## job 708
==> flow/design.v <==
module OQ1_Stopwatch(AN, Seg, Dot, CLK, Start, RESET);  
	output [3:0] AN;
	output [6:0] Seg;
	output Dot;
	input CLK, Start, RESET;
	parameter R = 2'b00;
    parameter W = 2'b01;
    parameter C = 2'b10;	
	reg  [11:0] divider_ds;
	reg  [5:0]  divider_ms;
	reg  [6:0]  Seg_Temp;
	reg  [3:0]  D3,D2,D1,D0,D_Temp,AN_Temp;
	reg  [1:0]  state,n_state;
	reg         dp;
	wire        RTC_ds,RTC_ms;
	always @(posedge CLK or posedge RESET) begin
	  if(RESET) divider_ms <= 0;
	  else if(divider_ms==32) divider_ms <= 0;
      else divider_ms <= divider_ms + 1;
    end
    assign RTC_ms = ((divider_ms == 32)?1'b1:1'b0);
	always @(posedge CLK or posedge RESET) begin
      if(RESET) divider_ds <= 0;
      else if(divider_ds==3276) divider_ds <= 0;
      else if(state==C) divider_ds <= divider_ds + 1;
    end
    assign RTC_ds = ((divider_ds == 3276)?1'b1:1'b0);
	always@(posedge CLK or posedge RESET) begin
      if(RESET) begin
        state <= R;
        D3 <= 0;
        D2 <= 0;
        D1 <= 0;
        D0 <= 0;
      end else begin
        state <= n_state;
        if(RTC_ds) begin
          if(D0 == 9) begin
            D0 <= 0;
            if(D1 == 9) begin
              D1 <= 0;
              if(D2 == 9) begin
                D2 <= 0;
                if(D3 == 9) begin
                  D3 <= 0;                  
                end else begin
                  D3 <= D3 + 1;
                end                    
              end else begin
                D2 <= D2 + 1;
              end      
            end else begin
              D1 <= D1 + 1;
            end
          end else begin
            D0 <= D0 + 1;
          end
        end      
      end
    end
    always@(*) begin
      case (state)
        R : if(RESET) n_state = R;
            else if(Start && !RESET) n_state = C;
            else n_state = W;
        W : if(RESET) n_state = R;
            else if(Start && !RESET) n_state = C;
            else n_state = W;
        C : if(RESET) n_state = R;
            else n_state = C;        
        default : n_state = R;
      endcase
    end
    always@(posedge CLK or posedge RESET) begin
      if(RESET) begin
        D_Temp  <= 4'b0000;
        AN_Temp <= 4'b1110;
        dp      <= 1'b0;
      end else if(RTC_ms) begin
      case(AN_Temp)
        4'b0111 : begin
                    D_Temp <= D0;
                    AN_Temp <= 4'b1110;
                    dp <= 1;
                  end
        4'b1110 : begin
                    D_Temp <= D1;
                    AN_Temp <= 4'b1101;
                    dp <= 0;
                  end
        4'b1101 : begin
                    D_Temp <= D2;
                    AN_Temp <= 4'b1011;
                    dp <= 1;
                  end
        4'b1011 : begin
                    D_Temp <= D3;
                    AN_Temp <= 4'b0111;
                    dp <= 1;
                  end
      endcase
      end
    end    
    always @(*) begin
        case(D_Temp)
          0 : Seg_Temp=7'b1000000; 
          1 : Seg_Temp=7'b1111001; 
          2 : Seg_Temp=7'b0100100; 
          3 : Seg_Temp=7'b0110000; 
          4 : Seg_Temp=7'b0011001; 
          5 : Seg_Temp=7'b0010010; 
          6 : Seg_Temp=7'b0000010; 
          7 : Seg_Temp=7'b1111000; 
          8 : Seg_Temp=7'b0000000; 
          9 : Seg_Temp=7'b0011000; 
          default : Seg_Temp=7'b0111111; 
      endcase
    end
    assign Seg = Seg_Temp;
    assign AN = AN_Temp;
    assign Dot = dp;
endmodule
Settings: LEC_CHECK=0, CAP_MARGIN=20, CORE_MARGIN=2, CORE_UTILIZATION=40, SETUP_SLACK_MARGIN=-0.35, SLEW_MARGIN=20; clock period 3.94 ns.
run.sh (not shown) runs the stock make flow with config.mk's settings and CLKGATE_MAP_FILE=.
The following lists how job 731 was set up differently from job 708:
Settings: putting TNS_END_PERCENT at 5 where nothing was set; swapping 40 for 72 in CORE_UTILIZATION; putting ABC_AREA at 1 where nothing was set; clearing SETUP_SLACK_MARGIN, which used to be -0.35; putting CTS_CLUSTER_SIZE at 97 where nothing was set; swapping 3.94 for 2.37 in the clock period (ns, I/O delays scaled along).
Findings:
[compare] base=job 708 new=job 731: clock power went up; worst path arrival time went down; detailed-route vias per instance went up; via count went up.
NOTE: worst setup slack in job 731 falls short of that of job 708
Relative to job 708, pre-CTS setup slack has decreased by 1.33 ns in job 731.
Relative to job 731, the following input files were edited for job 3468:
Settings: clearing CTS_CLUSTER_SIZE, which used to be 97; clearing TNS_END_PERCENT, which used to be 5; clearing ABC_AREA, which used to be 1; swapping 72 for 40 in CORE_UTILIZATION; swapping 2.37 for 3.94 in the clock period (ns, I/O delays scaled along).
--- outcome ---
- Summary of job 3468 over job 731: post-placement worst setup slack saw an increase; flip-flop count saw little to no change; data arrival at the endpoint of the critical path saw an increase.
- Job 3468 reached the end of the flow, and the finished layout is clean on the timing, design-rule and antenna checks.
- Job 731 reached the end of the flow, and the finished layout is clean on the timing, design-rule and antenna checks.
Here is what was changed in the inputs of job 2639 compared with job 3468.
Settings: putting SETUP_SLACK_MARGIN at 2.38 where nothing was set; putting CORE_ASPECT_RATIO at 0.5 where nothing was set; swapping 40 for 70 in CORE_UTILIZATION; swapping 3.94 for 10.0 in the clock period (ns, I/O delays scaled along).
Results
- Vias: job 2639 more than job 3468
- Between job 3468 and job 2639, the difference in share of final layout cell area taken by clock buffers and inverters is negligible.
- Final instance count without filler cells went down by a little under 10% going from job 3468 to job 2639.
- The lower global routing usage on met1 of job 3468 and job 2639 is in job 3468.
- From job 3468 to job 2639 the numbers moved as follows: synthesized cell count roughly the same; total negative slack for setup checks roughly the same; design area lower; total track usage higher; clock-pin slew on the worst setup and hold paths roughly the same.
- Relative to job 3468, job 2639 improves internal power summed over all cells.
Input-level comparison between job 3217 and job 2639:
Settings: putting CELL_PAD_IN_SITES_DETAIL_PLACEMENT at 1 where nothing was set; clearing SETUP_SLACK_MARGIN, which used to be 2.38; swapping 20 for 5 in CAP_MARGIN; swapping 70 for 40 in CORE_UTILIZATION; putting HOLD_SLACK_MARGIN at 0.17 where nothing was set; clearing CORE_ASPECT_RATIO, which used to be 0.5.
--- outcome ---
- In the reports for job 2639 and job 3217, the smaller core utilization belongs to job 3217.
- Overall track demand over capacity in global routing came out lower on job 3217 than on job 2639.
- On wire length, the lower figure sits with job 2639, not job 3217.
- Re number of vias per cell after detailed routing: job 2639 and job 3217 aren't equal, and the higher value belongs to job 2639.
- Per the comparison of job 3217 with job 2639, part of the cycle the worst path needs dropped 0.17 points, worst hold margin dropped 0.0046 ns, fmax climbed about 0.43%.
- The flow did not stop early for job 3217: all stages ran, and the layout cleared the timing, design-rule and antenna checks.
- Job 3217 drops fewer vias than job 2639.
- Job 3217: part of the total power dissipated in the clock network 6.5 points above job 2639
- Between job 2639 and job 3217, area added between synthesis and finish increased.

---

Starts from the design.v that is shown in full above.
clock: 2.31 ns
lec_check: 0
abc_area: 0
cap_margin: 20
core_aspect_ratio: 1.57
core_margin: 2
core_utilization: 70
cts_cluster_diameter: 360
cts_cluster_size: 21
gpl_timing_driven: 1
hold_slack_margin: 0.29
max_routing_layer: met4
min_routing_layer: met1
place_density_lb_addon: 0.11
setup_slack_margin: 0.64
slew_margin: 20
tns_end_percent: 80
Change:
- ABC_AREA: 0 -> unset
- CORE_UTILIZATION: 70 -> 63
- CTS_CLUSTER_DIAMETER: 360 -> 399
- GPL_TIMING_DRIVEN: 1 -> 0
- HOLD_SLACK_MARGIN: 0.29 -> unset
- PLACE_DENSITY: unset -> 0.35
- PLACE_DENSITY_LB_ADDON: 0.11 -> unset
- SETUP_SLACK_MARGIN: 0.64 -> 1.44
- TNS_END_PERCENT: 80 -> 20
- clock period: 2.31 -> 4.95 ns (I/O delays scaled with it)
After rerunning: Synthesized area stays the same; power went down by 56%; global-route usage went down by 7.0 points; utilization shrinks by 20 points; count of clock-buffer cells in the layout is unchanged; worst setup slack gains 1.7 ns; non-clock buffer count shrinks by 24; final area went down by 10%.
Change:
- ABC_AREA: unset -> 1
- CORE_ASPECT_RATIO: 1.57 -> 0.81
- CTS_CLUSTER_DIAMETER: 399 -> unset
- HOLD_SLACK_MARGIN: unset -> 0.15
- PLACE_DENSITY: 0.35 -> 0.47
- SETUP_SLACK_MARGIN: 1.44 -> unset
- clock period: 4.95 -> 2.37 ns (I/O delays scaled with it)
Sequential power grows by well over a third. Total power grows by well over a third. Clock power came out higher by well over a third. Via count grows by about a fifth. Register-to-register slack loses 2.3 ns. Die size came out higher by a few percent. Wire length goes up by a few percent. Utilization climbs by 1.5 points. Setup slack degrades by 1.9 ns.
Change:
- ABC_AREA: 1 -> unset
- CORE_ASPECT_RATIO: 0.81 -> unset
- CORE_UTILIZATION: 63 -> 40
- CTS_CLUSTER_SIZE: 21 -> unset
- GPL_TIMING_DRIVEN: 0 -> unset
- HOLD_SLACK_MARGIN: 0.15 -> unset
- MAX_ROUTING_LAYER: met4 -> unset
- MIN_ROUTING_LAYER: met1 -> unset
- PLACE_DENSITY: 0.47 -> unset
- TNS_END_PERCENT: 20 -> unset
- clock period: 2.37 -> 10.0 ns (I/O delays scaled with it)
The new run produced a clean layout.
Utilization shrinks by 29 points.
Cell area decreases by a little under a tenth.
Cell count goes down by about a fifth.
Change:
- ABC_AREA: unset -> 1
- CAP_MARGIN: 20 -> 5
- CELL_PAD_IN_SITES_DETAIL_PLACEMENT: unset -> 1
- CTS_CLUSTER_SIZE: unset -> 97
- GPL_TIMING_DRIVEN: unset -> 0
- HOLD_SLACK_MARGIN: unset -> -0.01
- TNS_END_PERCENT: unset -> 60
Result:
- The new run finished clean
- non-clock buffer count rose by 3
- combinational power rose by 57%
- global-route usage rose by 5.2 points
- die area rose by about 5.6%
- clock-buffer cell count stays the same
- area after synthesis rose by 5.9%
- worst setup slack is worse by 0.025 ns
- core utilization rose by 1.0 points
- synthesized cell count rose by about 40%

---

// OQ1_Stopwatch: RTL as listed in full above, without the edits since
clock: 2.21 ns
lec_check: 0
abc_area: 1
cap_margin: 20
core_margin: 2
core_utilization: 72
cts_cluster_diameter: 109
place_density_lb_addon: 0.0
setup_slack_margin: 0.51
slew_margin: 20
tns_end_percent: 5
==> next run, changes <==
CTS_CLUSTER_DIAMETER = not set   (was 109)
CTS_CLUSTER_SIZE = 100   (was not set)
PLACE_DENSITY_LB_ADDON = not set   (was 0.0)
SETUP_SLACK_MARGIN = not set   (was 0.51)
clock period = 2.37 ns   (was 2.21 ns; I/O delays follow)
=>
- The changed run completed with no timing, DRC or antenna violations
- setup slack is worse by 0.22 ns
- utilization fell by 0.14 points
- routed wire length fell by 15%
==> next run, changes <==
CTS_CLUSTER_DIAMETER = 389   (was not set)
CTS_CLUSTER_SIZE = 94   (was 100)
PLACE_DENSITY = 0.43   (was not set)
TNS_END_PERCENT = not set   (was 5)
clock period = 5.52 ns   (was 2.37 ns; I/O delays follow)
Clock skew stays flat.
Worst hold slack gets worse by 0.0077 ns.
Cell count went down by about 0.45%.
Via count barely changes.
Synthesized area stays the same.
Worst setup slack is better by 2.3 ns.
First-iteration DRC count shrinks by 0.56%.
Sequential share of layout area grows by 0.19 points.

---

## wip/xenon
// OQ1_Stopwatch: RTL as listed in full above, without the edits since
make LEC_CHECK=0 ABC_AREA=1 CAP_MARGIN=20 CELL_PAD_IN_SITES_GLOBAL_PLACEMENT=2 CORE_MARGIN=2 CORE_UTILIZATION=40 CTS_CLUSTER_DIAMETER=169 GPL_ROUTABILITY_DRIVEN=0 GPL_TIMING_DRIVEN=0 MAX_ROUTING_LAYER=met4 PLACE_DENSITY_LB_ADDON=0.16 SLEW_MARGIN=20 TNS_END_PERCENT=5 finish   # period 10.0 ns
Inputs modified between wip/xenon and wip/onyx:
- swapping 169 for 284 in CTS_CLUSTER_DIAMETER
- swapping 1 for 0 in ABC_AREA
- swapping 0 for 1 in GPL_ROUTABILITY_DRIVEN
- swapping 0 for 1 in GPL_TIMING_DRIVEN
- putting CORE_ASPECT_RATIO at 0.56 where nothing was set
- clearing PLACE_DENSITY_LB_ADDON, which used to be 0.16
--- outcome ---
NOTE wire length after detailed routing wip/xenon->wip/onyx decreased by more than 10%
wip/onyx: worst hold slack higher than wip/xenon
Fraction of area in clock buffers and inverters ended up 2.1 points higher on wip/onyx than on wip/xenon.
Higher overall power among wip/xenon and wip/onyx: wip/onyx
wip/onyx vs wip/xenon, internal reg-to-reg setup slack went down by 0.68 ns.
Going from wip/xenon to wip/onyx, design area decreased by 180 µm² relative to the old numbers; worst setup slack decreased by 0.022 ns relative to the old numbers.
Looking at total cells reported by yosys after synthesis, wip/onyx sits about 28% below wip/xenon.
Taking wip/xenon as the reference point, the per-cell routed wire length of wip/onyx rises by 19%.
diff inputs: wip/onyx => wip/delta
- clearing GPL_TIMING_DRIVEN, which used to be 1
- clearing ABC_AREA, which used to be 0
- clearing CTS_CLUSTER_DIAMETER, which used to be 284
- clearing CELL_PAD_IN_SITES_GLOBAL_PLACEMENT, which used to be 2
- clearing GPL_ROUTABILITY_DRIVEN, which used to be 1
- putting PLACE_DENSITY_LB_ADDON at 0.16 where nothing was set
- clearing CORE_ASPECT_RATIO, which used to be 0.56
--- outcome ---
- Compared with wip/onyx, wip/delta shows a number of nets in the layout that is 1 higher.
- On first-pass GRT wire length, wip/onyx loses to wip/delta.
- Compare wip/onyx and wip/delta | wire length higher: wip/onyx
- As far as critical path depth goes, wip/onyx and wip/delta are indistinguishable; the numbers are identical.
- Compared with wip/onyx, in wip/delta post-layout minimum cycle time lost 0.012 ns; die area lost 0.38%; design area lost 2.4%; clock transition at the register clock pins on the worst setup and hold paths after CTS picked up an extra 0.02 ns; fmax picked up an extra 0.31%.
- Diff wip/onyx -> wip/delta: final number of setup-violating endpoints neither gained nor lost much; final cycle utilization of the critical path neither gained nor lost much.
Changes in wip/indigo relative to wip/delta:
- putting CELL_PAD_IN_SITES_GLOBAL_PLACEMENT at 3 where nothing was set
- putting GPL_ROUTABILITY_DRIVEN at 0 where nothing was set
- swapping 5 for 60 in TNS_END_PERCENT
- swapping 20 for 15 in CAP_MARGIN
- putting ABC_AREA at 0 where nothing was set
- putting CELL_PAD_IN_SITES_DETAIL_PLACEMENT at 2 where nothing was set
- putting GPL_TIMING_DRIVEN at 0 where nothing was set
- clearing PLACE_DENSITY_LB_ADDON, which used to be 0.16
- putting CORE_ASPECT_RATIO at 0.8 where nothing was set
- putting CTS_CLUSTER_SIZE at 97 where nothing was set
- swapping 40 for 27 in CORE_UTILIZATION
- putting HOLD_SLACK_MARGIN at -0.01 where nothing was set
- swapping 2 for 8 in CORE_MARGIN
Notes after the runs:
- Data-path buffer share of cell area in the final layout was lower in the run labelled wip/delta.
- Compared to wip/delta, wip/indigo has total power 31% higher.
- Highest achievable clock rate shrinks slightly when moving from wip/delta to wip/indigo.
- Worst hold-check slack improves in wip/indigo relative to wip/delta.
- Sequential power across wip/indigo and wip/delta: no real change.
- Total wire length: lower on wip/delta
- Going from wip/delta to wip/indigo, via count grows by 122.
- Compared with wip/delta, wip/indigo shows post-place instance area that has gone up by a few percent.
## Diff of input files: wip/quartz against wip/indigo
- swapping 0 for 1 in ABC_AREA
- swapping 27 for 40 in CORE_UTILIZATION
- clearing GPL_ROUTABILITY_DRIVEN, which used to be 0
Findings:
wip/quartz and wip/indigo all finish clean.
From wip/indigo to wip/quartz the numbers moved as follows: area of the multi-input gates went up; share of power burned in the clock network -13 points; initial core utilization rose 13 points; share of power burned in combinational logic climbed 5.3 points.
Compared to wip/indigo, wip/quartz has number of tap cells inserted about 27% lower.
Taking wip/indigo as the reference point, the switching power of wip/quartz falls by 2.1%.
Measured against each other, wip/quartz and wip/indigo differ in cell count, the higher figure coming from wip/quartz.

---

// OQ1_Stopwatch: RTL as listed in full above, without the edits since
Settings: LEC_CHECK=0, ABC_AREA=1, CAP_MARGIN=20, CORE_ASPECT_RATIO=0.5, CORE_MARGIN=2, CORE_UTILIZATION=72, CTS_CLUSTER_DIAMETER=389, CTS_CLUSTER_SIZE=94, PLACE_DENSITY=0.43, SLEW_MARGIN=20; clock period 5.34 ns.
The first run completed without violations.
Change:
- ABC_AREA: 1 -> default
- CORE_ASPECT_RATIO: 0.5 -> default
- CORE_UTILIZATION: 72 -> 54
- CTS_CLUSTER_DIAMETER: 389 -> default
- CTS_CLUSTER_SIZE: 94 -> default
- PLACE_DENSITY: 0.43 -> default
- clock period: 5.34 -> 3.94 ns (I/O delays scaled with it)
=> The changed run went through all stages and came out clean; first-iteration DRC count came out lower by 36%; global-route usage came out lower by 7.9 points; worst setup slack degrades by 1.1 ns; synthesized area came out lower by 5.6%; worst hold slack improves by 0.0040 ns; total power came out higher by 34%; count of clock-buffer cells in the layout does not change; clock skew came out lower by 0.0070 ns.
Change:
- ABC_AREA: default -> 1
- CORE_UTILIZATION: 54 -> 72
- PLACE_DENSITY_LB_ADDON: default -> 0.0
- clock period: 3.94 -> 2.21 ns (I/O delays scaled with it)
The changed run passed the timing, design-rule and antenna checks.
Sequential share of layout area falls by 2.5 points.
Power rises by 80%.
Final area rises by about 7%.
Setup slack is worse by 1.1 ns.
Cell count rises by about 33%.
Die size falls by 19%.
Change:
- CTS_CLUSTER_SIZE: default -> 99
- PLACE_DENSITY_LB_ADDON: 0.0 -> default
- TNS_END_PERCENT: default -> 5
- clock period: 2.21 -> 2.37 ns (I/O delays scaled with it)
- clock power went up by well over a third
- cell area climbs by a few percent
- routed wire length went up slightly
- core utilization rises by 1.7 points
- flip-flop count does not change
- via count goes down slightly
- combinational power came out lower by a few percent
- total power rose by roughly a tenth
- critical path depth does not change
- cell count stays the same
Power and IR drop assume default switching activity.
